==> design/flow/design.v <==
module s_mem(input logic [7:0] address, input logic clock, input logic [7:0] data,
             input logic wren, output logic [7:0] q);
    logic [7:0] mem [0:255];
    always_ff @(posedge clock) begin
        if (wren) begin
            mem[address] <= data;
            q <= data;
        end
        else q <= mem[address];
    end
endmodule
module init(input logic clk, input logic rst_n,
            input logic en, output logic rdy,
            output logic [7:0] addr, output logic [7:0] wrdata, output logic wren);
    logic high;
    logic [7:0] i;
    enum {WAIT,EXEC,DONE} state;
    always_ff @(posedge clk)begin
        if(rst_n == 0) begin
            state <= WAIT;
            high <= 0;
        end
        else unique case(state)
            WAIT:begin
                i <= 0;
                if(en) high <= 1;
                if(!en&& high)begin 
                    high <= 0;
                    state <= EXEC;
                end
            end
            EXEC:begin
                if(i<=255) begin
                    if(addr<255) state<= EXEC;
                    else state <= DONE;
                    i <= i+1;
                end
            end
            DONE:begin
                state <= WAIT;
                i<=0;
            end
        endcase 
    end
    always_comb begin
        wrdata = 0;
        addr = 0;
        rdy = 1;
        wren = 0;
        case(state)
            WAIT: begin
                wrdata = 0;
                addr = 0;
                if(!en&& high) rdy = 0;
                else rdy = 1;
                wren = 0;
            end
            EXEC:begin
                wrdata = i;
                addr = i;
                rdy = 0;
                if(en == 0)
                    wren = 1;
                else wren = 0;
            end
            DONE: begin
                wrdata = 0;
                addr = 0;
                rdy = 0;
                wren = 0;
            end
        endcase
    end
endmodule
module ksa(input logic clk, input logic rst_n,
           input logic en, output logic rdy,
           input logic [23:0] key,
           output logic [7:0] addr, input logic [7:0] rddata, output logic [7:0] wrdata, output logic wren);
    logic high;
    logic [7:0] i,j,si,sj,key0,key1,key2,temp_si;
    logic [3:0] what;
    enum {WAIT,RDSi,RDSj,WRSi,WRSj} state;
    always_ff @(posedge clk)begin
        if(rst_n == 0) begin
            state <= WAIT;
            high <= 0;
        end
        else unique case(state)
            WAIT:begin
                i <= 0;
                j <= 0;
                si <=0;
                sj <=0;
                if(en) high <= 1;
                if(!en && high)begin 
                    high <= 0;
                    state <= RDSi;
                end
            end
            RDSi:begin
                state <= RDSj;
            end
            RDSj:begin
                si <= rddata;
                case (i % 3)
                    0: j <= (j + temp_si + key[23:16]) % 256;  
                    1: j <= (j + temp_si + key[15:8]) % 256;   
                    2: j <= (j + temp_si + key[7:0]) % 256;   
                endcase
                state <= WRSj;
            end
            WRSj:begin 
                sj<=rddata;
                state <= WRSi;
            end
            WRSi:begin
                if(i<255) begin
                    state <= RDSi;
                    i <= i+1;
                end
                else state <= WAIT;
            end
        endcase 
    end
    always_comb begin
        temp_si = 0;
        wrdata = 0;
        addr = 0;
        rdy = 0;
        wren = 0;
        case(state)
            WAIT:begin
                wrdata = 0;
                addr = 0;
                rdy = 1;
                wren = 0;
            end
            RDSi:begin
                wrdata = 0;
                addr = i;
                rdy = 0;
                wren = 0;
            end
            RDSj:begin
                temp_si =rddata;
                wrdata = 0;
                case (i % 3)
                    0: addr = (j + temp_si + key[23:16]) % 256;  
                    1: addr = (j + temp_si + key[15:8]) % 256;   
                    2: addr = (j + temp_si + key[7:0]) % 256;   
                endcase
                rdy = 0;
                wren = 0;
            end
            WRSj:begin
                wrdata = si;
                addr = j;
                rdy = 0;
                wren = 1;
            end
            WRSi:begin
                wrdata = sj;
                addr = i;
                rdy = 0;
                wren = 1;
            end
        endcase
    end
endmodule
module prga(input logic clk, input logic rst_n,
            input logic en, output logic rdy,
            input logic [23:0] key,
            output logic [7:0] s_addr, input logic [7:0] s_rddata, output logic [7:0] s_wrdata, output logic s_wren,
            output logic [7:0] ct_addr, input logic [7:0] ct_rddata,
            output logic [7:0] pt_addr, input logic [7:0] pt_rddata, output logic [7:0] pt_wrdata, output logic pt_wren);
    logic high;
    logic [7:0] pad [255:0];
    logic [7:0] i,j,k,si,sj,msg_len,ctk,temp_si;
    logic [3:0] what;
    enum {WAIT,RDSi,RDSj,WRSi,WRSj,SETj,GETSj,MSG_LEN,GET_LEN,PADk,RDPADk, 
    PT_LEN,RDCTk, GETCTk, WRPTk} state;
    always_ff @(posedge clk)begin
        if(rst_n == 0) begin
            state <= WAIT;
            high <= 0;
        end
        else unique case(state)
            WAIT:begin
                i <= 0;
                j <= 0;
                k <= 1;
                si <=0;
                sj <=0;
                pad[i] <= 8'h0;
                if(en) high <= 1;
                if(!en && high)begin 
                    high <= 0;
                    state <= MSG_LEN;
                end
            end
            MSG_LEN:begin
                state <= GET_LEN;
            end
            GET_LEN:begin
                msg_len <= ct_rddata;
                state <=RDSi;
            end
            RDSi:begin
                if(msg_len != 0) begin 
                    i <= (i+1) % 256;
                end
                state <=SETj;
            end
            SETj:begin
                si <= s_rddata;
                j <= (j + temp_si) % 256; 
                state <= RDSj;
            end
            RDSj:begin
                state <= GETSj;
            end
            GETSj:begin
                sj<=s_rddata;
                state <= WRSj;
            end
            WRSj:begin 
                state <= WRSi;
            end
            WRSi:begin
                state <= RDPADk;
            end
            RDPADk:begin
                state <= PADk;
            end
            PADk:begin
                pad[k] <= s_rddata;
                if(k<msg_len) begin
                    state <= RDSi;
                    k <= k + 1;
                end
                else begin
                    state <= PT_LEN;
                    k<=1;
                end
            end
            PT_LEN:begin
               if(msg_len == 0) state <= WAIT;
               else state <= RDCTk;
            end
            RDCTk:begin
                state <= GETCTk;
            end
            GETCTk:begin
                ctk <= ct_rddata;
                state <= WRPTk;
            end
            WRPTk:begin
                if(k<msg_len) begin
                    state <= RDCTk;
                    k <= k + 1;
                end
                else state <= WAIT;
            end
        endcase 
    end
    always_comb begin
        s_wrdata = 8'b0;
        s_addr = 8'b0;
        s_wren = 1'b0;
        ct_addr = 8'b0;
        pt_wrdata = 8'b0;
        pt_addr = 8'b0;
        pt_wren = 1'b0;
        rdy = 1'b0;
        temp_si = 0;
        case(state)
            WAIT:begin
                s_wrdata = 0;
                s_addr = 0;
                rdy = 1;
                s_wren = 0;
            end
            MSG_LEN:begin
                ct_addr = i;
                rdy = 0;
            end
            GET_LEN:begin
                ct_addr = i;
                rdy = 0;
            end
            RDSi:begin
                s_wrdata = 0;
                s_addr = (i+1) % 256;
                rdy = 0;
                s_wren = 0;
            end
            SETj:begin
                temp_si = s_rddata;
                s_wrdata = 0;
                s_addr = i;
                rdy = 0;
                s_wren = 0;
            end
            RDSj:begin
                s_wrdata = 0;
                s_addr = j;
                rdy = 0;
                s_wren = 0;
            end
            GETSj:begin
                s_wrdata = 0;
                s_addr = j;
                rdy = 0;
                s_wren = 0;
            end
            WRSj:begin
                s_wrdata = si;
                s_addr = j;
                rdy = 0;
                s_wren = 1;
            end
            WRSi:begin
                s_wrdata = sj;
                s_addr = i;
                rdy = 0;
                s_wren = 1;
            end
            RDPADk:begin
                s_wrdata = 0;
                s_addr = (sj+si) % 256;
                rdy = 0;
                s_wren = 0;
            end
            PADk:begin
                s_wrdata = 0;
                s_addr = (sj+si) % 256;
                rdy = 0;
                s_wren = 0;
            end
            PT_LEN:begin
                pt_wrdata = msg_len;
                pt_addr = 0;
                rdy = 0;
                pt_wren = 1;
            end
            RDCTk:begin
                ct_addr = k;
                rdy = 0;
            end
            GETCTk:begin
                ct_addr = k;
                rdy = 0;
            end
            WRPTk:begin
                pt_wrdata = pad[k] ^ ctk; 
                pt_addr = k;
                rdy = 0;
                pt_wren = 1;
            end
        endcase
    end
endmodule
module arc4(input logic clk, input logic rst_n,
            input logic en, output logic rdy,
            input logic [23:0] key,
            output logic [7:0] ct_addr, input logic [7:0] ct_rddata,
            output logic [7:0] pt_addr, input logic [7:0] pt_rddata, output logic [7:0] pt_wrdata, output logic pt_wren);
    logic[7:0] ADDR,WRDATA,Q,ksaADDR,ksaWRDATA,initADDR,initWRDATA,
    prgaADDR,prgaWRDATA;
    logic WREN,ksaWREN,initWREN,initEN,ksaEN,ksaRDY,initRDY,
    prgaEN,prgaRDY,prgaWREN;
    logic high,startflag,initflag,ksaflag,prgaflag;
    enum {WAIT,EXEC,DONE} state;
    always_ff @(posedge clk)begin
        if(rst_n == 0) begin
            state <= WAIT;
            high <= 0; startflag <= 0; initflag <= 0; ksaflag <= 0; prgaflag <= 0;
            initEN <= 0; ksaEN <= 0; prgaEN <= 0;
        end
        else unique case(state)
            WAIT:begin
                if(en) high <= 1;
                if(!en&& high)begin 
                    high <= 0;
                    state <= EXEC;
                    startflag<=1;
                end
            end
            EXEC:begin
                if(startflag) begin 
                    initEN <= 1;
                    startflag <=0;
                end                   
                else initEN <= 0;
                if(!initRDY) initflag <= 1;
                if(initflag && initRDY) begin 
                    initflag <= 0;
                    ksaEN <=1;
                end
                else ksaEN <= 0;
                if(!ksaRDY) ksaflag <= 1;
                if(ksaflag && ksaRDY) begin 
                    ksaflag <= 0;
                    prgaEN <=1;
                end
                else prgaEN <= 0;
                if(!prgaRDY) prgaflag <= 1;
                if(prgaflag && prgaRDY) begin 
                    prgaflag <= 0;
                    state <= WAIT;
                end
                else state <= EXEC;
            end
        endcase 
    end
    always_comb begin
        case(state)
            WAIT: rdy = 1;
            EXEC: rdy = 0;
            default: rdy = 1;
        endcase
    end
    assign WREN = (initRDY & ksaRDY) ? prgaWREN:(initRDY ? ksaWREN : initWREN);
    assign ADDR = (initRDY & ksaRDY) ? prgaADDR:(initRDY ? ksaADDR : initADDR);
    assign WRDATA = (initRDY & ksaRDY) ? prgaWRDATA:(initRDY ? ksaWRDATA : initWRDATA);
    s_mem s(.address(ADDR), .clock(clk), .data(WRDATA), .wren(WREN), .q(Q));
    init i(.clk(clk), .rst_n(rst_n), .en(initEN), .rdy(initRDY),
        .addr(initADDR),.wrdata(initWRDATA),.wren(initWREN));
    ksa k(.clk(clk),.rst_n(rst_n),
        .en(ksaEN), .rdy(ksaRDY),
        .key(key), .addr(ksaADDR), .rddata(Q), .wrdata(ksaWRDATA), .wren(ksaWREN));
    prga p(.clk(clk), .rst_n(rst_n), .en(prgaEN), .rdy(prgaRDY),.key(key),.s_addr(prgaADDR),.s_rddata(Q),
    .s_wrdata(prgaWRDATA),.s_wren(prgaWREN),.ct_addr(ct_addr), .ct_rddata(ct_rddata), .pt_addr(pt_addr), .pt_rddata(pt_rddata), 
    .pt_wrdata(pt_wrdata), .pt_wren(pt_wren));
endmodule
==> design/flow/run.sh <==
#!/bin/bash
# the make line also repeats each setting of config.mk as NAME=value (left out here)
make -C /OpenROAD-flow-scripts/flow DESIGN_CONFIG=/design/flow/config.mk WORK_HOME=/design/flow/orfs CLKGATE_MAP_FILE= finish
==> design/flow/config.mk <==
export PLATFORM = sky130hd
export DESIGN_NAME = arc4
export DESIGN_NICKNAME = arc4
export VERILOG_FILES = /design/flow/design.v
export SDC_FILE = /design/flow/constraint.sdc
export NUM_CORES = 4
export LEC_CHECK = 0
export CAP_MARGIN = 20
export CORE_MARGIN = 2
export CORE_UTILIZATION = 72
export CTS_CLUSTER_DIAMETER = 369
export CTS_CLUSTER_SIZE = 22
export PLACE_DENSITY_LB_ADDON = 0.0
export SETUP_SLACK_MARGIN = -0.56
export SLEW_MARGIN = 20
==> design/flow/constraint.sdc <==
create_clock -name core_clock -period 6.01 [get_ports {clk}]
set_input_delay 1.2020 -clock core_clock [delete_from_list [all_inputs] [get_ports {clk}]]
set_output_delay 1.2020 -clock core_clock [all_outputs]
set_load 0.01 [all_outputs]
==> results of run 1 <==
[stage by stage]
step	area (µm²)	util, %	hold WS, ps	total power [µW]
3_5_place_dp	179000	76.8	433	33900
2_1_floorplan	169000	-	407	33400
4_1_cts	186000	79.9	467	48600
3_3_place_gp	179000	76.8	408	33900
5_1_grt	186000	80.1	493	49600
6_report	186000	80.1	465	48700
[per-layer routing]
| layer | up-vias | track usage, % | part of all wire [%] |
|---|---|---|---|
| li1 | 33100 | - | - |
| met1 | 44800 | 51.9 | 34 |
| met2 | 6788 | 60.0 | 49 |
| met3 | 1149 | 6.49 | 11 |
| met4 | 28 | 17.9 | 5.9 |
| met5 | - | 0 | 0.037 |
[layout make-up]
cell class              instances  area [µm²]
clock inverters                 9         133
clock buffers                 273        5620
multi-input cells            2828       40900
inverters                      49         185
fillers                     10800       46300
well taps                    3132        3920
flip-flops and latches       4244      127000
repair buffers                894        8760
diodes                          6        15.0
[what timing repair did]
item | in CTS | in global routing
endpoints found under the setup margin | 2066 | 2068
resized | 225 | 47
gates cloned | 4 | 0
setup buffers | 38 | 13
pin swaps | 58 | 18
==> reports/results.ini, run 1 <==
[synth]
synth_top_flop_cell=edfxtp_1
most_common_cell=edfxtp_1
ys_cells=7595
yosys.stat.seqShare_pct=75.3
ys_sh_adder_pct=0.502
synth_flops=4244
synth-compound-area-share_pct=1.28
synth-xor-area-share_pct=0.374
syn_area_um2=169000
edf_count=4192
async_flop_share_pct=0
top_logic_kind=multiplexers
ys_types=92
postSynthCellCount=7595
netlist.top_cell.by_area=edfxtp_1
syn_nets=7702
mux_area_share_pct=18.3
synthTopCellsByCount=4,192 x edfxtp_1, 1,356 x mux4_2, 319 x nor2_1
topCellsByArea=edfxtp_1 75%, mux4_2 18%, nor2_1 0.71%
avgSynthCellArea_um2=22.2
synth_chip_area_um2=169000
ys_warn_count=5
netlist.area_leader.share_pct=74.7
synth-simple-area-share_pct=2.95

[grt]
track_usage_pct=37.5
grt_pass1_wl_mm=627
grt_pass1_vias=85100
antenna_found_initial=20
overflow=0
grt_max_degree=257

[floorplan]
fp.dieH_um=488
ios=69
coreArea_um2=233000
die_x_um=488
initCoreUtil_pct=72.4
num_rows=177
chip_area_um2=238000

[final_timing]
tightest_slew_ps=1250
max_slew_margin_pct=16.4
grt_setup_unrepaired=true
period_used_pct=133
slew_viol_final=0
setup_tns_ps=-3724580
finalCriticalPeriod_ps=7970
finClkSkew_ps=52.3
hold_viol_final=0
setup_viol=2070
setup_ws_ps=-1960
clock.fmax_mhz=125

[clocking]
clk_pin_slew_ps=90
cts_root_buf=clkbuf_16
cts-hold-fix-buffers=0
clock_sinks=4244
h-tree-depth=4
clockBufferDepth=3
cts_tree=built
worstSkewPairLatency_ps=930
cts_buffers=210

[power_and_ir_drop]
leakage_uw=0.0538
powerSeq_uw=32200
p_comb_uw=1130
seq_power_share_pct=66.2
combPwrFrac_pct=2.3
ir_drop_uv=305
power.density_nw_per_um2=261
clockPowerShare_pct=31.5
p_sw_uw=9500
p_int_uw=39200
pg_clk_uw=15300
power_leader=registers
switching_share_pct=19.5

[worst_setup_path]
critPathArrivalTime_ps=8580
crit_type=reg2reg
cp-start-kind=flip-flop
setup.worst_path.end=s.mem[153][4]
r2r-start=k.i[6]
cp_slowest_cell=or4bb_1
r2r_end=s.mem[153][4]
critPathCaptureType=flip-flop
r2r_slack_ps=-1960
path_buffers=6
cp_common_cell=a21oi_2
worstRegToRegCells=38
crit_start=k.i[6]
slowest_delay_ps=520
path_depth=38
required_ps=6620
path_max_fanout=10
cpLargestDelayFamily=AND-OR/OR-AND gates

[run_status]
status=failed layout checks
check.faults=setup timing

[drt]
via_per_inst=7.51
drt_iter0_drc=12900
wl_mm=439
drtPass1Iterations=7
vias=85900
drc=0
post_drt_wl_per_cell_um=38.4
antenna_left=0

[placement]
hpwlAfterDp_mm=259
io_buffers=60
pre_cts_ws_ps=-2690
place_congestion=0.979
dp.cells=11100

[min_path]
min-delay-start=p.state[3]
hold_path_end=p.state[11]
hp-class=reg2reg
holdPathStages=1

[cells_and_area]
final_nets=8334
instances_no_fill=11400
synthToLayoutAreaGrowth_pct=10.7

[job]
openroad.warnings=96
drv_cap=0

==> run 2, diff against run 1 <==
CAP_MARGIN = 35   (was 20)
CELL_PAD_IN_SITES_DETAIL_PLACEMENT = 0   (was default)
CELL_PAD_IN_SITES_GLOBAL_PLACEMENT = 1   (was default)
CORE_ASPECT_RATIO = 0.67   (was default)
CORE_MARGIN = 5   (was 2)
CORE_UTILIZATION = 15   (was 72)
CTS_CLUSTER_DIAMETER = 370   (was 369)
CTS_CLUSTER_SIZE = default   (was 22)
GPL_ROUTABILITY_DRIVEN = 1   (was default)
MAX_ROUTING_LAYER = met5   (was default)
MIN_ROUTING_LAYER = met1   (was default)
PLACE_DENSITY = 0.82   (was default)
PLACE_DENSITY_LB_ADDON = default   (was 0.0)
SETUP_SLACK_MARGIN = default   (was -0.56)
clock period = 9.48 ns   (was 6.01 ns; I/O delays follow)
==> reports/results.ini, run 2 <==
[cells_and_area]
synthToLayoutAreaGrowth_pct=21.7  ; was 10.7%
final_area_um2=205000  ; was 186,000 µm²
final_nets=8339  ; was 8,334
fin_util_pct=18.3  ; was 80.1%
instances_no_fill=23400  ; was 11.4k

[synth]
syn_nets=7702  ; unchanged
netlist.area_leader.share_pct=74.7  ; unchanged
ys_cells=7595  ; unchanged
top_logic_kind=multiplexers  ; unchanged
netlist.top_cell.by_area=edfxtp_1  ; unchanged
ys_warn_count=5  ; unchanged
most_common_cell=edfxtp_1  ; unchanged
ys_types=92  ; unchanged
yosys.stat.seqShare_pct=75.3  ; unchanged
postSynthCellCount=7595  ; unchanged
topCellsByArea=edfxtp_1 75%, mux4_2 18%, nor2_1 0.71%  ; unchanged
syn_area_um2=169000  ; unchanged
synth_top_flop_cell=edfxtp_1  ; unchanged
synthTopCellsByCount=4,192 x edfxtp_1, 1,356 x mux4_2, 319 x nor2_1  ; unchanged
ys_sh_adder_pct=0.502  ; unchanged
synth-xor-area-share_pct=0.374  ; unchanged
synth_chip_area_um2=169000  ; unchanged
avgSynthCellArea_um2=22.2  ; unchanged
synth-simple-area-share_pct=2.95  ; unchanged
mux_area_share_pct=18.3  ; unchanged
synth_flops=4244  ; unchanged
edf_count=4192  ; unchanged
synth-compound-area-share_pct=1.28  ; unchanged
async_flop_share_pct=0  ; unchanged

[placement]
pre_cts_ws_ps=471  ; was -2690 ps
hpwlAfterDp_mm=264  ; was 259 mm
io_buffers=60  ; unchanged
dp.cells=22700  ; was 11.1k
postPlaceCellArea_um2=192000  ; was 179,000 µm²
place_congestion=0.808  ; was 0.979

[worst_setup_path]
r2r_slack_ps=450  ; was -1960 ps
crit_start=k.i[7]  ; was k.i[6]
setup.worst_path.end=s.mem[130][4]  ; was s.mem[153][4]
required_ps=10140  ; was 6620 ps
cpLargestDelayFamily=AND-OR/OR-AND gates  ; unchanged
crit_type=reg2reg  ; unchanged
critPathArrivalTime_ps=9690  ; was 8580 ps
path_buffers=9  ; was 6
worstRegToRegCells=41  ; was 38
r2r-start=k.i[7]  ; was k.i[6]
slowest_delay_ps=590  ; was 520 ps
r2r_end=s.mem[130][4]  ; was s.mem[153][4]
critPathCaptureType=flip-flop  ; unchanged
path_max_fanout=36  ; was 10
cp_slowest_cell=nor3_1  ; was or4bb_1
cp-start-kind=flip-flop  ; unchanged
path_depth=41  ; was 38

[final_timing]
max_slew_margin_pct=22.4  ; was 16.4%
grt_setup_unrepaired=false  ; was true
setup_tns_ps=0  ; was -3,724,580 ps
setup_ws_ps=445  ; was -1960 ps
tightest_slew_ps=1160  ; was 1250 ps
period_used_pct=95.3  ; was 133%
hold_viol_final=0  ; unchanged
clock.fmax_mhz=111  ; was 125 MHz
slew_viol_final=0  ; unchanged
finalCriticalPeriod_ps=9030  ; was 7970 ps
setup_viol=0  ; was 2,070
finClkSkew_ps=138  ; was 52.3 ps

[drt]
via_per_inst=3.59  ; was 7.51
antenna_left=0  ; unchanged
post_drt_wl_per_cell_um=17.8  ; was 38.4 µm
vias=84000  ; was 85.9k
drt_iter0_drc=12700  ; was 12.9k
wl_mm=418  ; was 439 mm
drtPass1Iterations=6  ; was 7
drc=0  ; unchanged

[floorplan]
coreArea_um2=1120000  ; was 233,000 µm²
num_rows=318  ; was 177
ios=69  ; unchanged
fp.dieH_um=878  ; was 488 µm
die_x_mm=1.30  ; was 488 µm
chip_area_um2=1150000  ; was 238,000 µm²
initCoreUtil_pct=15.0  ; was 72.4%

[grt]
grtUsageMet2_pct=10.1  ; was 60.0%
grt_pass1_wl_mm=600  ; was 627 mm
antenna_found_initial=31  ; was 20
overflow=0  ; unchanged
grt_util_met3_pct=2.21  ; was 6.49%
grt_pass1_vias=81600  ; was 85.1k
grt_max_degree=257  ; unchanged
track_usage_pct=6.90  ; was 37.5%
grt-busiest-layer=met2  ; unchanged
grtUsageMet1_pct=9.85  ; was 51.9%

[power_and_ir_drop]
combPwrFrac_pct=1.8  ; was 2.3%
p_int_uw=29300  ; was 39,200 µW
power_leader=registers  ; unchanged
pg_clk_uw=15700  ; was 15,300 µW
seq_power_share_pct=55.5  ; was 66.2%
leakage_uw=0.0556  ; was 0.0538 µW
p_comb_uw=670  ; was 1130 µW
powerSeq_uw=20400  ; was 32,200 µW
p_sw_uw=7510  ; was 9500 µW
clockPowerShare_pct=42.7  ; was 31.5%
switching_share_pct=20.4  ; was 19.5%
power.density_nw_per_um2=179  ; was 261 nW/µm²
ir_drop_uv=161  ; was 305 µV

[clocking]
cts_root_buf=clkbuf_16  ; unchanged
worstSkewPairLatency_ps=1010  ; was 930 ps
cts_resized=0  ; was 225
cts_tree=built  ; unchanged
h-tree-depth=5  ; was 4
post_cts_buffers=0  ; was 38
clk_pin_slew_ps=60  ; was 90 ps
clock_sinks=4244  ; unchanged
cts_buffers=396  ; was 210
clockBufferDepth=4  ; was 3
cts-hold-fix-buffers=0  ; unchanged

[job]
openroad.warnings=67  ; was 96
drv_cap=0  ; unchanged

[run_status]
status=finished clean  ; was failed layout checks

[min_path]
min-delay-start=p.state[4]  ; was p.state[3]
hp-class=reg2reg  ; unchanged
hold_path_end=p.state[6]  ; was p.state[11]
holdPathStages=1  ; unchanged

==> run 2: final cells by class <==
class / instances / area (µm²)
Tap cell: 14900 / 18600
Clock buffer: 479 / 10300
Fill cell: 118000 / 915000
Inverter: 49 / 185
Timing Repair Buffer: 714 / 6690
Sequential cell: 4244 / 127000
Clock inverter: 235 / 2390
Antenna cell: 2 / 5.00
Multi-Input combinational cell: 2827 / 39900
==> run 2: metrics by stage <==
step	total power, µW	hold slack [ps]
2_1_floorplan	21200	407
3_3_place_gp	21500	412
3_5_place_dp	21500	431
4_1_cts	37000	447
5_1_grt	37900	468
6_report	36800	447
==> run 2: per-layer routing <==
metal / vias to the layer above / wire length (µm)
li1: 33400 / -
met1: 44600 / 167000
met2: 5445 / 183000
met3: 578 / 58100
met4: 10 / 9820
met5: - / 173
==> run 3, diff against run 2 <==
CELL_PAD_IN_SITES_GLOBAL_PLACEMENT = 0   (was 1)
CORE_ASPECT_RATIO = 1.04   (was 0.67)
CORE_MARGIN = 2   (was 5)
CORE_UTILIZATION = 72   (was 15)
PLACE_DENSITY = default   (was 0.82)
PLACE_DENSITY_LB_ADDON = 0.05   (was default)
SETUP_SLACK_MARGIN = 1.47   (was default)
clock period = 6.01 ns   (was 9.48 ns; I/O delays follow)
==> reports/results.ini, run 3 <==
[synth]
netlist.area_leader.share_pct=74.7  ; unchanged
edf_count=4192  ; unchanged
topCellsByArea=edfxtp_1 75%, mux4_2 18%, nor2_1 0.71%  ; unchanged
synth-compound-area-share_pct=1.28  ; unchanged
ys_types=92  ; unchanged
synth-simple-area-share_pct=2.95  ; unchanged
top_logic_kind=multiplexers  ; unchanged
ys_cells=7595  ; unchanged
synth_flops=4244  ; unchanged
async_flop_share_pct=0  ; unchanged
syn_nets=7702  ; unchanged
avgSynthCellArea_um2=22.2  ; unchanged
syn_area_um2=169000  ; unchanged
yosys.stat.seqShare_pct=75.3  ; unchanged
synth_top_flop_cell=edfxtp_1  ; unchanged
most_common_cell=edfxtp_1  ; unchanged
mux_area_share_pct=18.3  ; unchanged
netlist.top_cell.by_area=edfxtp_1  ; unchanged
ys_sh_adder_pct=0.502  ; unchanged
ys_warn_count=5  ; unchanged
postSynthCellCount=7595  ; unchanged
synthTopCellsByCount=4,192 x edfxtp_1, 1,356 x mux4_2, 319 x nor2_1  ; unchanged
synth-xor-area-share_pct=0.374  ; unchanged
synth_chip_area_um2=169000  ; unchanged

[placement]
io_buffers=60  ; unchanged
postPlaceCellArea_um2=184000  ; was 192,000 µm²
place_congestion=0.896  ; was 0.808
hpwlAfterDp_mm=288  ; was 264 mm
dp.cells=11100  ; was 22.7k

[run_status]
status=aborted with a tool error  ; was finished clean
error=[ERROR DPL-0033] detailed placement checks failed during check placement.
haltStage=clock tree synthesis

[floorplan]
ios=69  ; unchanged
chip_area_um2=238000  ; was 1,150,000 µm²
coreArea_um2=233000  ; was 1,120,000 µm²
die_x_um=478  ; was 1.30 mm
initCoreUtil_pct=72.2  ; was 15.0%
fp.dieH_um=497  ; was 878 µm
num_rows=181  ; was 318

## run 3: through the flow
stage	setup slack, ps	hold slack (ps)	util (%)
after global placement	-1860	421	78.8
after detailed placement	-1970	441	78.9
after floorplan	-1860	417	-
==> run 4, diff against run 3 <==
CAP_MARGIN = 20   (was 35)
CELL_PAD_IN_SITES_DETAIL_PLACEMENT = default   (was 0)
CELL_PAD_IN_SITES_GLOBAL_PLACEMENT = default   (was 0)
CORE_ASPECT_RATIO = default   (was 1.04)
CORE_UTILIZATION = 68   (was 72)
CTS_CLUSTER_DIAMETER = default   (was 370)
GPL_ROUTABILITY_DRIVEN = default   (was 1)
MAX_ROUTING_LAYER = default   (was met5)
MIN_ROUTING_LAYER = default   (was met1)
PLACE_DENSITY = 0.5   (was default)
PLACE_DENSITY_LB_ADDON = default   (was 0.05)
SETUP_SLACK_MARGIN = default   (was 1.47)
clock period = 10.8 ns   (was 6.01 ns; I/O delays follow)
==> reports/results.ini, run 4 <==
[clocking]
h-tree-depth=5
cts_tree=built
worstSkewPairLatency_ps=1020
cts_buffers=418
clockBufferDepth=4
cts_root_buf=clkbuf_16
clk_pin_slew_ps=60
clock_sinks=4244
cts-hold-fix-buffers=0
post_cts_buffers=0

[final_timing]
slew_viol_final=0
setup_viol=0
period_used_pct=93.5
setup_ws_ps=705
hold_viol_final=0
setup_tns_ps=0
finalCriticalPeriod_ps=10090
grt_setup_unrepaired=false
finClkSkew_ps=74.2
clock.fmax_mhz=99.1
max_slew_margin_pct=13.7
tightest_slew_ps=1290

[worst_setup_path]
path_max_fanout=47
worstRegToRegCells=34
r2r_slack_ps=710
critPathCaptureType=flip-flop
cpLargestDelayFamily=AND-OR/OR-AND gates
required_ps=11420
setup.worst_path.end=s.mem[141][0]
crit_start=k.i[7]
path_depth=34
r2r-start=k.i[7]
critPathArrivalTime_ps=10720
cp-start-kind=flip-flop
r2r_end=s.mem[141][0]
cp_slowest_cell=nor4_2
slowest_delay_ps=920
path_buffers=3
crit_type=reg2reg

[min_path]
min-delay-start=i.state[1]
hold_path_end=i.state[0]
hp-class=reg2reg
holdPathStages=1

[floorplan]
fp.dieH_um=502  ; was 497 µm
initCoreUtil_pct=68.5  ; was 72.2%
ios=69  ; unchanged
coreArea_um2=246000  ; was 233,000 µm²
chip_area_um2=252000  ; was 238,000 µm²
die_x_um=502  ; was 478 µm
num_rows=182  ; was 181

[synth]
postSynthCellCount=7595  ; unchanged
synth_top_flop_cell=edfxtp_1  ; unchanged
syn_area_um2=169000  ; unchanged
syn_nets=7702  ; unchanged
netlist.area_leader.share_pct=74.7  ; unchanged
synth-compound-area-share_pct=1.28  ; unchanged
most_common_cell=edfxtp_1  ; unchanged
yosys.stat.seqShare_pct=75.3  ; unchanged
synth_flops=4244  ; unchanged
synthTopCellsByCount=4,192 x edfxtp_1, 1,356 x mux4_2, 319 x nor2_1  ; unchanged
avgSynthCellArea_um2=22.2  ; unchanged
ys_cells=7595  ; unchanged
async_flop_share_pct=0  ; unchanged
synth-simple-area-share_pct=2.95  ; unchanged
ys_types=92  ; unchanged
ys_sh_adder_pct=0.502  ; unchanged
synth-xor-area-share_pct=0.374  ; unchanged
synth_chip_area_um2=169000  ; unchanged
mux_area_share_pct=18.3  ; unchanged
topCellsByArea=edfxtp_1 75%, mux4_2 18%, nor2_1 0.71%  ; unchanged
top_logic_kind=multiplexers  ; unchanged
ys_warn_count=5  ; unchanged
edf_count=4192  ; unchanged
netlist.top_cell.by_area=edfxtp_1  ; unchanged

[power_and_ir_drop]
p_comb_uw=488
powerSeq_uw=17900
p_int_uw=26500
pg_clk_uw=14400
clockPowerShare_pct=43.9
p_sw_uw=6360
power_leader=registers
power.density_nw_per_um2=174
seq_power_share_pct=54.7
switching_share_pct=19.4
combPwrFrac_pct=1.5
ir_drop_uv=173
leakage_uw=0.0544

[drt]
met3_length_mm=33.1
vias=80800
antenna_left=0
wl_met2_mm=195
met1Wirelength_mm=148
drc=0
drtPass1Iterations=6
post_drt_wl_per_cell_um=33.7
via_per_inst=6.96
wl_mm=392
routed.top_layer=met5
drt_iter0_drc=9918

[placement]
place_congestion=0.878  ; was 0.896
pre_cts_ws_ps=377  ; was -1970 ps
io_buffers=60  ; unchanged
hpwlAfterDp_mm=233  ; was 288 mm
postPlaceCellArea_um2=175000  ; was 184,000 µm²
dp.cells=10900  ; was 11.1k

[job]
drv_cap=0
openroad.warnings=81

[cells_and_area]
final_area_um2=189000
fillers=12700
final_nets=8072
instances_no_fill=11600
synthToLayoutAreaGrowth_pct=12.1
fin_util_pct=76.7

[grt]
antenna_found_initial=11
grt_max_degree=233
grt_pass1_wl_mm=570
overflow=0
grt_pass1_vias=81400
track_usage_pct=31.7

[run_status]
status=finished clean  ; was aborted with a tool error

-- run 4: cell type report --
class	instances	area (µm²)	share of cell area, %
Antenna cell	4	10.0	0.00530
Clock buffer	519	11100	5.87
Clock inverter	233	2400	1.27
Inverter	49	185	0.0981
Multi-Input combinational cell	2827	40200	21.3
Sequential cell	4244	127000	67.2
Tap cell	3312	4140	2.19
Timing Repair Buffer	425	3860	2.04
-- run 4: metal layers --
metal	up-vias	GRT usage [%]
li1	32900	-
met1	43000	45.3
met3	706	5.44
met4	14	11.2
met5	-	0
met2	4220	50.9
-- run 4: through the flow --
| stage | total power, µW | hold slack (ps) |
|---|---|---|
| after floorplan | 18600 | 407 |
| after global placement | 18800 | 414 |
| after detailed placement | 18800 | 432 |
| after CTS | 32900 | 439 |
| after global routing | 33600 | 454 |
| final | 32800 | 437 |
-- run 4: timing repair --
| item | CTS | global route |
|---|---|---|
| hold endpoints to repair | 0 | 0 |
| resized | 0 | 6 |
| endpoints found under the setup margin | 0 | 798 |
==> run 5, diff against run 4 <==
CORE_UTILIZATION = 30   (was 68)
clock period = 11.0 ns   (was 10.8 ns; I/O delays follow)
==> reports/results.ini, run 5 <==
[worst_setup_path]
worstRegToRegCells=35  ; was 34
cp-start-kind=flip-flop  ; unchanged
setup.worst_path.end=s.mem[137][6]  ; was s.mem[141][0]
path_depth=35  ; was 34
required_ps=11640  ; was 11,420 ps
crit_type=reg2reg  ; unchanged
crit_start=k.i[7]  ; unchanged
cp_slowest_cell=nor4_2  ; unchanged
path_max_fanout=74  ; was 47
r2r_slack_ps=830  ; was 710 ps
cpLargestDelayFamily=AND-OR/OR-AND gates  ; unchanged
critPathArrivalTime_ps=10810  ; was 10,720 ps
r2r_end=s.mem[137][6]  ; was s.mem[141][0]
critPathCaptureType=flip-flop  ; unchanged
r2r-start=k.i[7]  ; unchanged
path_buffers=3  ; unchanged
slowest_delay_ps=1030  ; was 920 ps

[drt]
wl_mm=434  ; was 392 mm
vias=79200  ; was 80.8k
drtPass1Iterations=6  ; unchanged
via_per_inst=4.99  ; was 6.96
antenna_left=0  ; unchanged
drc=0  ; unchanged
post_drt_wl_per_cell_um=27.3  ; was 33.7 µm
drt_iter0_drc=7316  ; was 9,918

[synth]
synthTopCellsByCount=4,192 x edfxtp_1, 1,356 x mux4_2, 319 x nor2_1  ; unchanged
netlist.area_leader.share_pct=74.7  ; unchanged
yosys.stat.seqShare_pct=75.3  ; unchanged
ys_warn_count=5  ; unchanged
ys_cells=7595  ; unchanged
top_logic_kind=multiplexers  ; unchanged
synth-simple-area-share_pct=2.95  ; unchanged
synth-xor-area-share_pct=0.374  ; unchanged
topCellsByArea=edfxtp_1 75%, mux4_2 18%, nor2_1 0.71%  ; unchanged
synth_top_flop_cell=edfxtp_1  ; unchanged
avgSynthCellArea_um2=22.2  ; unchanged
async_flop_share_pct=0  ; unchanged
netlist.top_cell.by_area=edfxtp_1  ; unchanged
ys_types=92  ; unchanged
synth-compound-area-share_pct=1.28  ; unchanged
postSynthCellCount=7595  ; unchanged
edf_count=4192  ; unchanged
syn_nets=7702  ; unchanged
syn_area_um2=169000  ; unchanged
most_common_cell=edfxtp_1  ; unchanged
mux_area_share_pct=18.3  ; unchanged
synth_flops=4244  ; unchanged
ys_sh_adder_pct=0.502  ; unchanged
synth_chip_area_um2=169000  ; unchanged

[floorplan]
die_x_um=753  ; was 502 µm
initCoreUtil_pct=30.1  ; was 68.5%
fp.dieH_um=753  ; was 502 µm
coreArea_um2=560000  ; was 246,000 µm²
chip_area_um2=568000  ; was 252,000 µm²
ios=69  ; unchanged
num_rows=275  ; was 182

[min_path]
min-delay-start=i.state[1]  ; unchanged
hp-class=reg2reg  ; unchanged
hold_path_end=i.state[0]  ; unchanged
holdPathStages=1  ; unchanged

[cells_and_area]
comb_area_um2=40000  ; was 40,200 µm²
seq_area_um2=127000  ; unchanged
fillers=51700  ; was 12.7k
synthToLayoutAreaGrowth_pct=15.8  ; was 12.1%
instances_no_fill=15900  ; was 11.6k
final_nets=8130  ; was 8,072

[final_timing]
grt_setup_unrepaired=false  ; unchanged
setup_ws_ps=832  ; was 705 ps
clock.fmax_mhz=98.3  ; was 99.1 MHz
hold_slack_ps=453  ; was 437 ps
hold_viol_final=0  ; unchanged
finClkSkew_ps=100  ; was 74.2 ps
finalCriticalPeriod_ps=10170  ; was 10,090 ps
max_slew_margin_pct=24.0  ; was 13.7%
tightest_slew_ps=1140  ; was 1290 ps
setup_tns_ps=0  ; unchanged
slew_viol_final=0  ; unchanged
setup_viol=0  ; unchanged
period_used_pct=92.4  ; was 93.5%

[job]
openroad.warnings=104  ; was 81
drv_cap=0  ; unchanged

[power_and_ir_drop]
p_int_uw=26100  ; was 26,500 µW
power.density_nw_per_um2=168  ; was 174 nW/µm²
power_leader=registers  ; unchanged
pg_clk_uw=14600  ; was 14,400 µW
switching_share_pct=20.4  ; was 19.4%
combPwrFrac_pct=1.6  ; was 1.5%
p_sw_uw=6680  ; was 6360 µW
ir_drop_uv=137  ; was 173 µV
clockPowerShare_pct=44.7  ; was 43.9%
seq_power_share_pct=53.8  ; was 54.7%
p_comb_uw=509  ; was 488 µW
powerSeq_uw=17600  ; was 17,900 µW
leakage_uw=0.0549  ; was 0.0544 µW

[clocking]
cts_resized=0  ; unchanged
clockBufferDepth=4  ; unchanged
worstSkewPairLatency_ps=1040  ; was 1020 ps
post_cts_buffers=0  ; unchanged
h-tree-depth=5  ; unchanged
clk_pin_slew_ps=60  ; about the same
cts_buffers=436  ; was 418
clock_sinks=4244  ; unchanged
cts_root_buf=clkbuf_16  ; unchanged
cts-hold-fix-buffers=0  ; unchanged
cts_tree=built  ; unchanged

[placement]
pre_cts_ws_ps=695  ; was 377 ps
place_congestion=0.775  ; was 0.878
io_buffers=60  ; unchanged
dp.cells=15100  ; was 10.9k
hpwlAfterDp_mm=264  ; was 233 mm

[grt]
grtUsageMet1_pct=20.6  ; was 45.3%
track_usage_pct=14.9  ; was 31.7%
grt_max_degree=208  ; was 233
grt_pass1_wl_mm=620  ; was 570 mm
grtUsageMet2_pct=25.1  ; was 50.9%
grt_util_met3_pct=2.04  ; was 5.44%
grt_pass1_vias=81800  ; was 81.4k
overflow=0  ; unchanged
antenna_found_initial=28  ; was 11
grt-busiest-layer=met2  ; unchanged

[run_status]
status=finished clean  ; unchanged

==> run 5: area by class of cell <==
class,count,area share (%)
sequential,4244,65.1
inverter,49,0.0949
clock inverter,276,1.44
tap,7479,4.80
timing repair buffer,465,2.26
multi-input combinational,2827,20.5
clock buffer,526,5.81
antenna,11,0.0141
==> run 5: layer usage <==
layer	vias up	share of wire (%)
li1	33000	-
met1	43400	43
met2	2165	50
met3	544	5.1
met4	4	2.2
met5	-	0.0065
==> run 5: metrics by stage <==
| step | util, % | cell area, µm² | power (µW) |
|---|---|---|---|
| finish | 34.8 | 195000 | 32700 |
| CTS | 34.8 | 195000 | 33100 |
| detailed placement | 32.3 | 181000 | 18500 |
| floorplan | - | 169000 | 18300 |
| global route | 34.8 | 195000 | 33700 |
| global placement | 32.2 | 180000 | 18500 |
==> run 6, diff against run 5 <==
CORE_UTILIZATION = 72   (was 30)
CTS_CLUSTER_DIAMETER = 372   (was default)
CTS_CLUSTER_SIZE = 15   (was default)
PLACE_DENSITY = default   (was 0.5)
PLACE_DENSITY_LB_ADDON = 0.0   (was default)
SETUP_SLACK_MARGIN = 1.73   (was default)
TNS_END_PERCENT = 5   (was default)
clock period = 6.01 ns   (was 11.0 ns; I/O delays follow)
==> reports/results.ini, run 6 <==
[clocking]
cts_buffers=332  ; was 436
clk_pin_slew_ps=70  ; was 60 ps
h-tree-depth=5  ; unchanged
cts_root_buf=clkbuf_16  ; unchanged
clock_sinks=4244  ; unchanged
clockBufferDepth=4  ; unchanged
cts_tree=built  ; unchanged
worstSkewPairLatency_ps=1000  ; was 1040 ps

[floorplan]
num_rows=177  ; was 275
initCoreUtil_pct=72.4  ; was 30.1%
chip_area_um2=238000  ; was 568,000 µm²
ios=69  ; unchanged
coreArea_um2=233000  ; was 560,000 µm²
die_x_um=488  ; was 753 µm
fp.dieH_um=488  ; was 753 µm

[final_timing]
period_used_pct=132  ; was 92.4%
setup_ws_ps=-1900  ; was 832 ps
hold_viol_final=0  ; unchanged
setup_tns_ps=-3537070  ; was 0 ps
tightest_slew_ps=1270  ; was 1140 ps
grt_setup_unrepaired=true  ; was false
hold_slack_ps=457  ; was 453 ps
slew_viol_final=0  ; unchanged
setup_viol=2070  ; was 0
max_slew_margin_pct=15.5  ; was 24.0%
finalCriticalPeriod_ps=7910  ; was 10,170 ps
finClkSkew_ps=90.5  ; was 100 ps
clock.fmax_mhz=126  ; was 98.3 MHz

[synth]
topCellsByArea=edfxtp_1 75%, mux4_2 18%, nor2_1 0.71%  ; unchanged
async_flop_share_pct=0  ; unchanged
synthTopCellsByCount=4,192 x edfxtp_1, 1,356 x mux4_2, 319 x nor2_1  ; unchanged
yosys.stat.seqShare_pct=75.3  ; unchanged
synth_chip_area_um2=169000  ; unchanged
synth-xor-area-share_pct=0.374  ; unchanged
most_common_cell=edfxtp_1  ; unchanged
ys_cells=7595  ; unchanged
syn_area_um2=169000  ; unchanged
synth-simple-area-share_pct=2.95  ; unchanged
synth_top_flop_cell=edfxtp_1  ; unchanged
synth-compound-area-share_pct=1.28  ; unchanged
ys_sh_adder_pct=0.502  ; unchanged
mux_area_share_pct=18.3  ; unchanged
synth_flops=4244  ; unchanged
syn_nets=7702  ; unchanged
netlist.top_cell.by_area=edfxtp_1  ; unchanged
ys_warn_count=5  ; unchanged
edf_count=4192  ; unchanged
top_logic_kind=multiplexers  ; unchanged
netlist.area_leader.share_pct=74.7  ; unchanged
ys_types=92  ; unchanged
postSynthCellCount=7595  ; unchanged
avgSynthCellArea_um2=22.2  ; unchanged

[power_and_ir_drop]
p_sw_uw=11000  ; was 6680 µW
leakage_uw=0.0578  ; was 0.0549 µW
ir_drop_uv=306  ; was 137 µV
power_leader=registers  ; unchanged
seq_power_share_pct=60.0  ; was 53.8%
powerSeq_uw=32200  ; was 17,600 µW
power.density_nw_per_um2=277  ; was 168 nW/µm²
combPwrFrac_pct=2.2  ; was 1.6%
clockPowerShare_pct=37.9  ; was 44.7%
p_int_uw=42700  ; was 26,100 µW
pg_clk_uw=20300  ; was 14,600 µW
p_comb_uw=1170  ; was 509 µW
switching_share_pct=20.5  ; was 20.4%

[placement]
hpwlAfterDp_mm=266  ; was 264 mm
pre_cts_ws_ps=-2060  ; was 695 ps
place_congestion=0.909  ; was 0.775
io_buffers=60  ; unchanged
dp.cells=11100  ; was 15.1k
postPlaceCellArea_um2=184000  ; was 181,000 µm²

[job]
openroad.warnings=87  ; was 104
drv_cap=0  ; unchanged

[drt]
drc=0  ; unchanged
vias=92100  ; was 79.2k
drt_iter0_drc=16100  ; was 7,316
drtPass1Iterations=7  ; was 6
wl_mm=506  ; was 434 mm
via_per_inst=7.92  ; was 4.99
wl_met2_mm=247  ; was 215 mm
routed.top_layer=met5  ; unchanged
post_drt_wl_per_cell_um=43.5  ; was 27.3 µm
met1Wirelength_mm=157  ; was 187 mm
antenna_left=0  ; unchanged
met3_length_mm=61.1  ; was 22.0 mm

[min_path]
min-delay-start=i.state[1]  ; unchanged
hp-class=reg2reg  ; unchanged
holdPathStages=1  ; unchanged
hold_path_end=i.state[0]  ; unchanged

[grt]
overflow=0  ; unchanged
track_usage_pct=42.4  ; was 14.9%
grt_pass1_wl_mm=699  ; was 620 mm
antenna_found_initial=26  ; was 28
grt_pass1_vias=90300  ; was 81.8k
grt_max_degree=182  ; was 208

[worst_setup_path]
r2r-start=k.i[6]  ; was k.i[7]
r2r_slack_ps=-1900  ; was 830 ps
slowest_delay_ps=430  ; was 1030 ps
path_depth=40  ; was 35
cpLargestDelayFamily=AND-OR/OR-AND gates  ; unchanged
path_max_fanout=14  ; was 74
setup.worst_path.end=s.mem[219][3]  ; was s.mem[137][6]
worstRegToRegCells=40  ; was 35
cp-start-kind=flip-flop  ; unchanged
required_ps=6660  ; was 11,640 ps
critPathCaptureType=flip-flop  ; unchanged
cp_slowest_cell=nor4b_1  ; was nor4_2
critPathArrivalTime_ps=8550  ; was 10,810 ps
crit_start=k.i[6]  ; was k.i[7]
crit_type=reg2reg  ; unchanged
path_buffers=8  ; was 3
r2r_end=s.mem[219][3]  ; was s.mem[137][6]

[run_status]
check.faults=setup timing
status=failed layout checks  ; was finished clean

[cells_and_area]
instances_no_fill=11600  ; was 15.9k
final_nets=8524  ; was 8,130
final_area_um2=194000  ; was 195,000 µm²
synthToLayoutAreaGrowth_pct=15.1  ; was 15.8%

[run 6: final cells by class]
cell class	count	area, µm²
clock inverters	8	92.6
multi-input cells	2827	43000
diodes	10	25.0
well taps	3132	3920
inverters	49	185
flip-flops and latches	4244	127000
fillers	8922	38800
clock buffers	390	8650
repair buffers	963	11100
[run 6: routing by layer]
layer,track usage [%],vias to the layer above
met1,56.2,47100
met4,24.5,24
met5,0,-
met3,8.26,1976
met2,67.4,9402
li1,-,33500
[run 6: what timing repair did]
| action | 4_1_cts | 5_1_grt |
|---|---|---|
| cloned | 2 | 4 |
| setup buffers | 11 | 48 |
| endpoints found under the setup margin | 5914 | 6114 |
| gates resized | 32 | 57 |
| hold buffers | 0 | 0 |
| hold endpoints to repair | 0 | 0 |
| pin swaps | 43 | 50 |
[run 6: stage by stage]
step / power [µW] / util, %
global route: 54500 / 83.3
detailed placement: 33900 / 79.0
CTS: 53500 / 82.8
finish: 53700 / 83.3
global placement: 33900 / 79.0
floorplan: 33500 / -
==> run 7, diff against run 6 <==
ABC_AREA = 1   (was default)
CELL_PAD_IN_SITES_DETAIL_PLACEMENT = 1   (was default)
CELL_PAD_IN_SITES_GLOBAL_PLACEMENT = 3   (was default)
CORE_ASPECT_RATIO = 1.47   (was default)
CORE_UTILIZATION = 26   (was 72)
CTS_CLUSTER_DIAMETER = 370   (was 372)
CTS_CLUSTER_SIZE = default   (was 15)
GPL_ROUTABILITY_DRIVEN = 0   (was default)
GPL_TIMING_DRIVEN = 0   (was default)
HOLD_SLACK_MARGIN = 0.08   (was default)
MAX_ROUTING_LAYER = met5   (was default)
MIN_ROUTING_LAYER = met1   (was default)
PLACE_DENSITY_LB_ADDON = 0.25   (was 0.0)
SETUP_SLACK_MARGIN = default   (was 1.73)
SLEW_MARGIN = 40   (was 20)
TNS_END_PERCENT = 40   (was 5)
clock period = 7.63 ns   (was 6.01 ns; I/O delays follow)
==> reports/results.ini, run 7 <==
[power_and_ir_drop]
ir_drop_uv=226  ; was 306 µV
seq_power_share_pct=48.6  ; was 60.0%
combPwrFrac_pct=9.0  ; was 2.2%
switching_share_pct=26.1  ; was 20.5%
leakage_uw=0.0768  ; was 0.0578 µW
clockPowerShare_pct=42.4  ; was 37.9%
power_leader=registers  ; unchanged
p_comb_uw=4780  ; was 1170 µW
powerSeq_uw=25900  ; was 32,200 µW
power.density_nw_per_um2=231  ; was 277 nW/µm²
p_int_uw=39300  ; was 42,700 µW
pg_clk_uw=22600  ; was 20,300 µW
p_sw_uw=13900  ; was 11,000 µW

[synth]
synth-xor-area-share_pct=0.173  ; was 0.374%
mux_area_share_pct=0  ; was 18.3%
postSynthCellCount=13700  ; was 7,595
edf_count=4192  ; unchanged
synth-simple-area-share_pct=9.14  ; was 2.95%
syn_nets=13800  ; was 7,702
syn_area_um2=172000  ; was 169,000 µm²
async_flop_share_pct=0  ; unchanged
most_common_cell=edfxtp_1  ; unchanged
synth-compound-area-share_pct=13.6  ; was 1.28%
yosys.stat.seqShare_pct=73.8  ; was 75.3%
netlist.top_cell.by_area=edfxtp_1  ; unchanged
netlist.area_leader.share_pct=73.2  ; was 74.7%
ys_cells=13700  ; was 7,595
avgSynthCellArea_um2=12.6  ; was 22.2 µm²
ys_sh_adder_pct=0.492  ; was 0.502%
top_logic_kind=AND-OR/OR-AND gates  ; was multiplexers
topCellsByArea=edfxtp_1 73%, o21ai_0 7.9%, nor2_1 7.3%  ; was edfxtp_1 75%, mux4_2 18%, nor2_1 0.71%
synth_flops=4244  ; unchanged
ys_types=59  ; was 92
synth_chip_area_um2=172000  ; was 169,000 µm²
ys_warn_count=5  ; unchanged
synth_top_flop_cell=edfxtp_1  ; unchanged
synthTopCellsByCount=4,192 x edfxtp_1, 3,339 x nor2_1, 2,704 x o21ai_0  ; was 4,192 x edfxtp_1, 1,356 x mux4_2, 319 x nor2_1

[final_timing]
tightest_slew_ps=1060  ; was 1270 ps
hold_viol_final=0  ; unchanged
max_slew_margin_pct=29.6  ; was 15.5%
setup_ws_ps=-711  ; was -1900 ps
grt_setup_unrepaired=true  ; unchanged
slew_viol_final=0  ; unchanged
finalCriticalPeriod_ps=8340  ; was 7910 ps
clock.fmax_mhz=120  ; was 126 MHz
finClkSkew_ps=125  ; was 90.5 ps
setup_viol=2056  ; was 2,070
period_used_pct=109  ; was 132%

[clocking]
worstSkewPairLatency_ps=1190  ; was 1000 ps
cts_tree=built  ; unchanged
clock_sinks=4244  ; unchanged
cts-hold-fix-buffers=0  ; unchanged
cts_root_buf=clkbuf_16  ; unchanged
clk_pin_slew_ps=60  ; was 70 ps
cts_buffers=455  ; was 332
h-tree-depth=5  ; unchanged
clockBufferDepth=4  ; unchanged

[worst_setup_path]
cpLargestDelayFamily=buffers and inverters  ; was AND-OR/OR-AND gates
setup.worst_path.end=s.mem[8][3]  ; was s.mem[219][3]
slowest_delay_ps=510  ; was 430 ps
r2r_end=s.mem[8][3]  ; was s.mem[219][3]
cp-start-kind=flip-flop  ; unchanged
critPathArrivalTime_ps=9130  ; was 8550 ps
cp_slowest_cell=o21ai_4  ; was nor4b_1
worstRegToRegCells=40  ; unchanged
r2r_slack_ps=-710  ; was -1900 ps
cp_common_cell=clkbuf_16
critPathCaptureType=flip-flop  ; unchanged
path_buffers=12  ; was 8
crit_type=reg2reg  ; unchanged
required_ps=8420  ; was 6660 ps
path_depth=40  ; unchanged
path_max_fanout=10  ; was 14

[drt]
vias=144000  ; was 92.1k
wl_mm=1210  ; was 506 mm
post_drt_wl_per_cell_um=49.1  ; was 43.5 µm
drtPass1Iterations=6  ; was 7
drt_iter0_drc=19500  ; was 16.1k
antenna_left=0  ; unchanged
via_per_inst=5.82  ; was 7.92
drc=0  ; unchanged

[job]
drv_cap=0  ; unchanged
openroad.warnings=40  ; was 87

[floorplan]
fp.dieH_um=990  ; was 488 µm
ios=69  ; unchanged
die_x_um=675  ; was 488 µm
chip_area_um2=668000  ; was 238,000 µm²
initCoreUtil_pct=26.0  ; was 72.4%
num_rows=362  ; was 177
coreArea_um2=660000  ; was 233,000 µm²

[placement]
io_buffers=60  ; unchanged
postPlaceCellArea_um2=204000  ; was 184,000 µm²
dp.cells=23200  ; was 11.1k
hpwlAfterDp_mm=910  ; was 266 mm

[grt]
grt_pass1_vias=136000  ; was 90.3k
antenna_found_initial=143  ; was 26
track_usage_pct=35.3  ; was 42.4%
grt_max_degree=28  ; was 182
overflow=0  ; unchanged
grt_pass1_wl_mm=1510  ; was 699 mm

[run_status]
status=failed layout checks  ; unchanged
check.faults=setup timing    ; unchanged

[min_path]
hp-class=reg2reg  ; unchanged
hold_path_end=p.state[1]  ; was i.state[0]
holdPathStages=2  ; was 1
min-delay-start=p.state[14]  ; was i.state[1]

[cells_and_area]
final_nets=15600  ; was 8,524
synthToLayoutAreaGrowth_pct=34.3  ; was 15.1%
fillers=69100  ; was 8,922
instances_no_fill=24700  ; was 11.6k
final_area_um2=231000  ; was 194,000 µm²

run 7: per-stage QoR:
step                utilization [%]  worst slack, ps  hold slack, ps  setup TNS, ps  power (µW)
finish                         35.0             -711             429        -898410       53200
global route                   34.9             -699             464        -950890       53900
CTS                            34.6            -88.4             431           -264       52800
detailed placement             31.0            -5100             421              -       30600
global placement               27.8           -22930             412              -       30700
floorplan                         -            -3120             407              -       28200
run 7: cell type report:
| cell class | instances | area [µm²] | share of cell area (%) |
|---|---|---|---|
| Sequential cell | 4244 | 127000 | 55.0 |
| Tap cell | 8736 | 10900 | 4.74 |
| Clock inverter | 269 | 2280 | 0.988 |
| Timing Repair Buffer | 1357 | 23300 | 10.1 |
| Clock buffer | 549 | 12000 | 5.18 |
| Inverter | 219 | 857 | 0.371 |
| Multi-Input combinational cell | 8245 | 47000 | 20.4 |
| Antenna cell | 123 | 308 | 0.133 |
| Buffer | 978 | 7280 | 3.15 |
run 7: per-layer routing:
layer	GRT usage (%)	share of wire, %	up-vias
li1	-	-	54800
met1	35.5	32	74300
met2	54.9	45	10300
met3	9.79	8.7	4477
met4	42.0	15	42
met5	0.115	0.025	-
run 7: repair_timing:
item | 4_1_cts | 5_1_grt
cloned | 6 | 6
pin swaps | 283 | 132
resized | 1221 | 189
setup buffers | 392 | 151
endpoints found under the setup margin | 3892 | 2056
==> run 8, diff against run 7 <==
ABC_AREA = default   (was 1)
CAP_MARGIN = 35   (was 20)
CELL_PAD_IN_SITES_DETAIL_PLACEMENT = 0   (was 1)
CELL_PAD_IN_SITES_GLOBAL_PLACEMENT = 0   (was 3)
CORE_ASPECT_RATIO = 0.83   (was 1.47)
CORE_UTILIZATION = 72   (was 26)
CTS_CLUSTER_DIAMETER = 89   (was 370)
CTS_CLUSTER_SIZE = 15   (was default)
GPL_ROUTABILITY_DRIVEN = 1   (was 0)
GPL_TIMING_DRIVEN = default   (was 0)
HOLD_SLACK_MARGIN = default   (was 0.08)
PLACE_DENSITY = 0.35   (was default)
PLACE_DENSITY_LB_ADDON = default   (was 0.25)
SETUP_SLACK_MARGIN = 1.47   (was default)
SLEW_MARGIN = 20   (was 40)
TNS_END_PERCENT = default   (was 40)
clock period = 6.01 ns   (was 7.63 ns; I/O delays follow)
==> reports/results.ini, run 8 <==
[run_status]
status=failed layout checks  ; unchanged
check.faults=setup timing    ; unchanged

[cells_and_area]
final_nets=8655  ; was 15.6k
synthToLayoutAreaGrowth_pct=16.2  ; was 34.3%
instances_no_fill=11700  ; was 24.7k

[clocking]
h-tree-depth=5  ; unchanged
cts_root_buf=clkbuf_16  ; unchanged
worstSkewPairLatency_ps=940  ; was 1190 ps
clk_pin_slew_ps=70  ; was 60 ps
clock_sinks=4244  ; unchanged
cts_tree=built  ; unchanged
cts-hold-fix-buffers=0  ; unchanged
cts_buffers=325  ; was 455
clockBufferDepth=4  ; unchanged

[grt]
grt_pass1_vias=92100  ; was 136k
track_usage_pct=45.1  ; was 35.3%
grt_pass1_wl_mm=735  ; was 1510 mm
overflow=0  ; unchanged
antenna_found_initial=47  ; was 143
grt_max_degree=146  ; was 28

[worst_setup_path]
cp-start-kind=flip-flop  ; unchanged
critPathCaptureType=flip-flop  ; unchanged
path_max_fanout=13  ; was 10
path_buffers=9  ; was 12
cp_slowest_cell=or4bb_1  ; was o21ai_4
cp_common_cell=buf_4  ; was clkbuf_16
worstRegToRegCells=38  ; was 40
required_ps=6610  ; was 8420 ps
setup.worst_path.end=s.mem[160][1]  ; was s.mem[8][3]
r2r_slack_ps=-2040  ; was -710 ps
crit_type=reg2reg  ; unchanged
r2r_end=s.mem[160][1]  ; was s.mem[8][3]
slowest_delay_ps=540  ; was 510 ps
critPathArrivalTime_ps=8650  ; was 9130 ps
cpLargestDelayFamily=AND-OR/OR-AND gates  ; was buffers and inverters
r2r-start=k.i[6]
path_depth=38  ; was 40
crit_start=k.i[6]

[floorplan]
initCoreUtil_pct=72.5  ; was 26.0%
die_x_um=535  ; was 675 µm
num_rows=161  ; was 362
ios=69  ; unchanged
chip_area_um2=238000  ; was 668,000 µm²
fp.dieH_um=445  ; was 990 µm
coreArea_um2=232000  ; was 660,000 µm²

[synth]
edf_count=4192  ; unchanged
synth-compound-area-share_pct=1.28  ; was 13.6%
synth_top_flop_cell=edfxtp_1  ; unchanged
synth_chip_area_um2=169000  ; was 172,000 µm²
avgSynthCellArea_um2=22.2  ; was 12.6 µm²
top_logic_kind=multiplexers  ; was AND-OR/OR-AND gates
ys_sh_adder_pct=0.502  ; was 0.492%
synthTopCellsByCount=4,192 x edfxtp_1, 1,356 x mux4_2, 319 x nor2_1  ; was 4,192 x edfxtp_1, 3,339 x nor2_1, 2,704 x o21ai_0
ys_types=92  ; was 59
topCellsByArea=edfxtp_1 75%, mux4_2 18%, nor2_1 0.71%  ; was edfxtp_1 73%, o21ai_0 7.9%, nor2_1 7.3%
ys_warn_count=5  ; unchanged
synth-simple-area-share_pct=2.95  ; was 9.14%
mux_area_share_pct=18.3  ; was 0%
synth_flops=4244  ; unchanged
syn_nets=7702  ; was 13.8k
yosys.stat.seqShare_pct=75.3  ; was 73.8%
syn_area_um2=169000  ; was 172,000 µm²
netlist.top_cell.by_area=edfxtp_1  ; unchanged
async_flop_share_pct=0  ; unchanged
ys_cells=7595  ; was 13.7k
synth-xor-area-share_pct=0.374  ; was 0.173%
most_common_cell=edfxtp_1  ; unchanged
netlist.area_leader.share_pct=74.7  ; was 73.2%
postSynthCellCount=7595  ; was 13.7k

[final_timing]
max_slew_margin_pct=23.5  ; was 29.6%
grt_setup_unrepaired=true  ; unchanged
hold_viol_final=0  ; unchanged
finalCriticalPeriod_ps=8050  ; was 8340 ps
clock.fmax_mhz=124  ; was 120 MHz
period_used_pct=134  ; was 109%
setup_viol=2071  ; was 2,056
finClkSkew_ps=67.4  ; was 125 ps
slew_viol_final=0  ; unchanged
setup_ws_ps=-2040  ; was -711 ps
hold_slack_ps=456  ; was 429 ps
tightest_slew_ps=1150  ; was 1060 ps

[placement]
io_buffers=60  ; unchanged
place_congestion=0.902
pre_cts_ws_ps=-2130  ; was -5100 ps
hpwlAfterDp_mm=277  ; was 910 mm
dp.cells=11100  ; was 23.2k

[power_and_ir_drop]
switching_share_pct=21.1  ; was 26.1%
p_sw_uw=11400  ; was 13,900 µW
ir_drop_uv=377  ; was 226 µV
leakage_uw=0.0588  ; was 0.0768 µW
pg_clk_uw=20700  ; was 22,600 µW
seq_power_share_pct=59.5  ; was 48.6%
powerSeq_uw=32200  ; was 25,900 µW
power.density_nw_per_um2=276  ; was 231 nW/µm²
p_comb_uw=1240  ; was 4780 µW
power_leader=registers  ; unchanged
combPwrFrac_pct=2.3  ; was 9.0%
p_int_uw=42700  ; was 39,300 µW
clockPowerShare_pct=38.2  ; was 42.4%
total_power_uw=54100  ; was 53,200 µW

[job]
drv_cap=0  ; unchanged
openroad.warnings=106  ; was 40

[min_path]
hold_path_end=p.state[11]  ; was p.state[1]
hp-class=reg2reg  ; unchanged
holdPathStages=1  ; was 2
min-delay-start=p.state[3]  ; was p.state[14]

[drt]
drc=0  ; unchanged
post_drt_wl_per_cell_um=46.3  ; was 49.1 µm
drtPass1Iterations=7  ; was 6
via_per_inst=8.22  ; was 5.82
drt_iter0_drc=19800  ; was 19.5k
antenna_left=0  ; unchanged
vias=96500  ; was 144k
wl_mm=544  ; was 1210 mm

[run 8: through the flow]
| stage | setup TNS (ps) | cell area (µm²) | util [%] |
|---|---|---|---|
| 6_report | -3925220 | 196000 | 84.3 |
| 5_1_grt | -4616980 | 196000 | 84.3 |
| 4_1_cts | -3401120 | 195000 | 83.9 |
| 3_5_place_dp | -3885590 | 183000 | 79.0 |
| 3_3_place_gp | -3678160 | 183000 | 78.9 |
| 2_1_floorplan | -5647350 | 172000 | - |
[run 8: final cells by class]
type	count	area [µm²]
sequential	4244	127000
multi-input combinational	2827	43100
fill	8759	36500
timing repair buffer	1101	12900
clock buffer	390	8610
tap	3097	3870
inverter	49	185
clock inverter	12	169
antenna	27	67.6
[run 8: repair_timing]
item | CTS | global route
gates cloned | 17 | 1
resized | 162 | 32
setup endpoints to repair | 3905 | 4566
buffers inserted | 109 | 34
pin swaps | 122 | 64
[run 8: per-layer routing]
metal | track usage, % | wire, µm
met5 | 0.0405 | 342
met2 | 67.7 | 253000
met1 | 62.5 | 168000
met3 | 14.8 | 90000
met4 | 19.0 | 33600
==> run 9, diff against run 8 <==
CAP_MARGIN = 20   (was 35)
CELL_PAD_IN_SITES_DETAIL_PLACEMENT = default   (was 0)
CELL_PAD_IN_SITES_GLOBAL_PLACEMENT = default   (was 0)
CORE_ASPECT_RATIO = default   (was 0.83)
CORE_UTILIZATION = 59   (was 72)
CTS_CLUSTER_DIAMETER = default   (was 89)
CTS_CLUSTER_SIZE = default   (was 15)
GPL_ROUTABILITY_DRIVEN = default   (was 1)
MAX_ROUTING_LAYER = default   (was met5)
MIN_ROUTING_LAYER = default   (was met1)
PLACE_DENSITY = default   (was 0.35)
SETUP_SLACK_MARGIN = default   (was 1.47)
clock period = 6.26 ns   (was 6.01 ns; I/O delays follow)
==> reports/results.ini, run 9 <==
[drt]
via_per_inst=6.57  ; was 8.22
post_drt_wl_per_cell_um=34.0  ; was 46.3 µm
drtPass1Iterations=5  ; was 7
drt_iter0_drc=9495  ; was 19.8k
wl_mm=429  ; was 544 mm

[grt]
overflow=0  ; unchanged
grt_pass1_wl_mm=617  ; was 735 mm
grt_pass1_vias=83700  ; was 92.1k
track_usage_pct=29.7  ; was 45.1%
antenna_found_initial=4  ; was 47

[clocking]
worstSkewPairLatency_ps=950  ; was 940 ps
clk_pin_slew_ps=60  ; was 70 ps
cts_tree=built  ; unchanged
cts_buffers=419  ; was 325
clock_sinks=4244  ; unchanged

[run_status]
check.faults=setup timing    ; unchanged
status=failed layout checks  ; unchanged

[synth]
synth-xor-area-share_pct=0.374  ; unchanged
netlist.area_leader.share_pct=74.7  ; unchanged
mux_area_share_pct=18.3  ; unchanged
most_common_cell=edfxtp_1  ; unchanged
topCellsByArea=edfxtp_1 75%, mux4_2 18%, nor2_1 0.71%  ; unchanged
syn_nets=7702  ; unchanged
synth_chip_area_um2=169000  ; unchanged
synth_flops=4244  ; unchanged
ys_sh_adder_pct=0.502  ; unchanged
netlist.top_cell.by_area=edfxtp_1  ; unchanged
synthTopCellsByCount=4,192 x edfxtp_1, 1,356 x mux4_2, 319 x nor2_1  ; unchanged
async_flop_share_pct=0  ; unchanged
ys_warn_count=5  ; unchanged
synth-simple-area-share_pct=2.95  ; unchanged
edf_count=4192  ; unchanged
top_logic_kind=multiplexers  ; unchanged
ys_types=92  ; unchanged

[job]
drv_cap=0  ; unchanged

[placement]
hpwlAfterDp_mm=270  ; was 277 mm
postPlaceCellArea_um2=185000  ; was 183,000 µm²
place_congestion=0.888  ; was 0.902

[worst_setup_path]
cpLargestDelayFamily=AND-OR/OR-AND gates  ; unchanged
path_max_fanout=7  ; was 13
r2r-start=k.i[7]  ; was k.i[6]
crit_type=reg2reg  ; unchanged
worstRegToRegCells=40  ; was 38
cp_slowest_cell=or4bb_1  ; unchanged
r2r_slack_ps=-1680  ; was -2040 ps
crit_start=k.i[7]  ; was k.i[6]
path_depth=40  ; was 38
path_buffers=8  ; was 9
setup.worst_path.end=s.mem[148][3]  ; was s.mem[160][1]
r2r_end=s.mem[148][3]  ; was s.mem[160][1]
cp-start-kind=flip-flop  ; unchanged

[final_timing]
slew_viol_final=0  ; unchanged
hold_viol_final=0  ; unchanged
setup_tns_ps=-3136970  ; was -3,925,220 ps
clock.fmax_mhz=126  ; was 124 MHz
setup_ws_ps=-1680  ; was -2040 ps
finClkSkew_ps=35.2  ; was 67.4 ps
finalCriticalPeriod_ps=7940  ; was 8050 ps
setup_viol=2066  ; was 2,071

[power_and_ir_drop]
ir_drop_uv=262  ; was 377 µV
combPwrFrac_pct=2.0  ; was 2.3%
power_leader=registers  ; unchanged
total_power_uw=56900  ; was 54,100 µW
clockPowerShare_pct=43.6  ; was 38.2%
leakage_uw=0.0603  ; was 0.0588 µW

[min_path]
hp-class=reg2reg  ; unchanged
holdPathStages=1  ; unchanged

[floorplan]
coreArea_um2=285000  ; was 232,000 µm²
num_rows=196  ; was 161

[cells_and_area]
final_nets=8619  ; was 8,655
fillers=17200  ; was 8,759

==> run 9: layout make-up <==
| class | count | area, µm² | area share, % |
|---|---|---|---|
| Antenna cell | 1 | 2.50 | 0.00125 |
| Clock buffer | 506 | 11100 | 5.57 |
| Inverter | 49 | 185 | 0.0927 |
| Clock inverter | 271 | 2400 | 1.20 |
| Timing Repair Buffer | 971 | 11400 | 5.70 |
| Sequential cell | 4244 | 127000 | 63.5 |
| Multi-Input combinational cell | 2827 | 43100 | 21.6 |
| Tap cell | 3762 | 4710 | 2.36 |
==> run 9: per-layer routing <==
metal / global-route usage (%) / vias up / wire (µm)
met5: 0 / - / 46
met4: 8.87 / 6 / 14500
met3: 3.72 / 626 / 28300
met2: 48.6 / 3668 / 214000
met1: 42.8 / 44600 / 172000
li1: - / 34100 / -
==> run 9: through the flow <==
| stage | setup WS [ps] | cells | util, % | hold slack, ps |
|---|---|---|---|---|
| after global routing | -1990 | 12600 | 70.2 | 466 |
| after detailed placement | -1830 | 11800 | 64.8 | 438 |
| after floorplan | -1610 | 7595 | - | 407 |
| after global placement | -2090 | 11800 | 64.8 | 420 |
| final | -1680 | 12600 | 70.2 | 455 |
| after CTS | -1500 | 12600 | 69.8 | 458 |
==> run 9: timing repair <==
item	in CTS	in global routing
gates cloned	0	6
hold buffers	0	0
endpoints found under the setup margin	2067	2070
setup buffers	36	53
resized	44	89
pin swaps	31	68
Power and IR drop assume default switching activity.
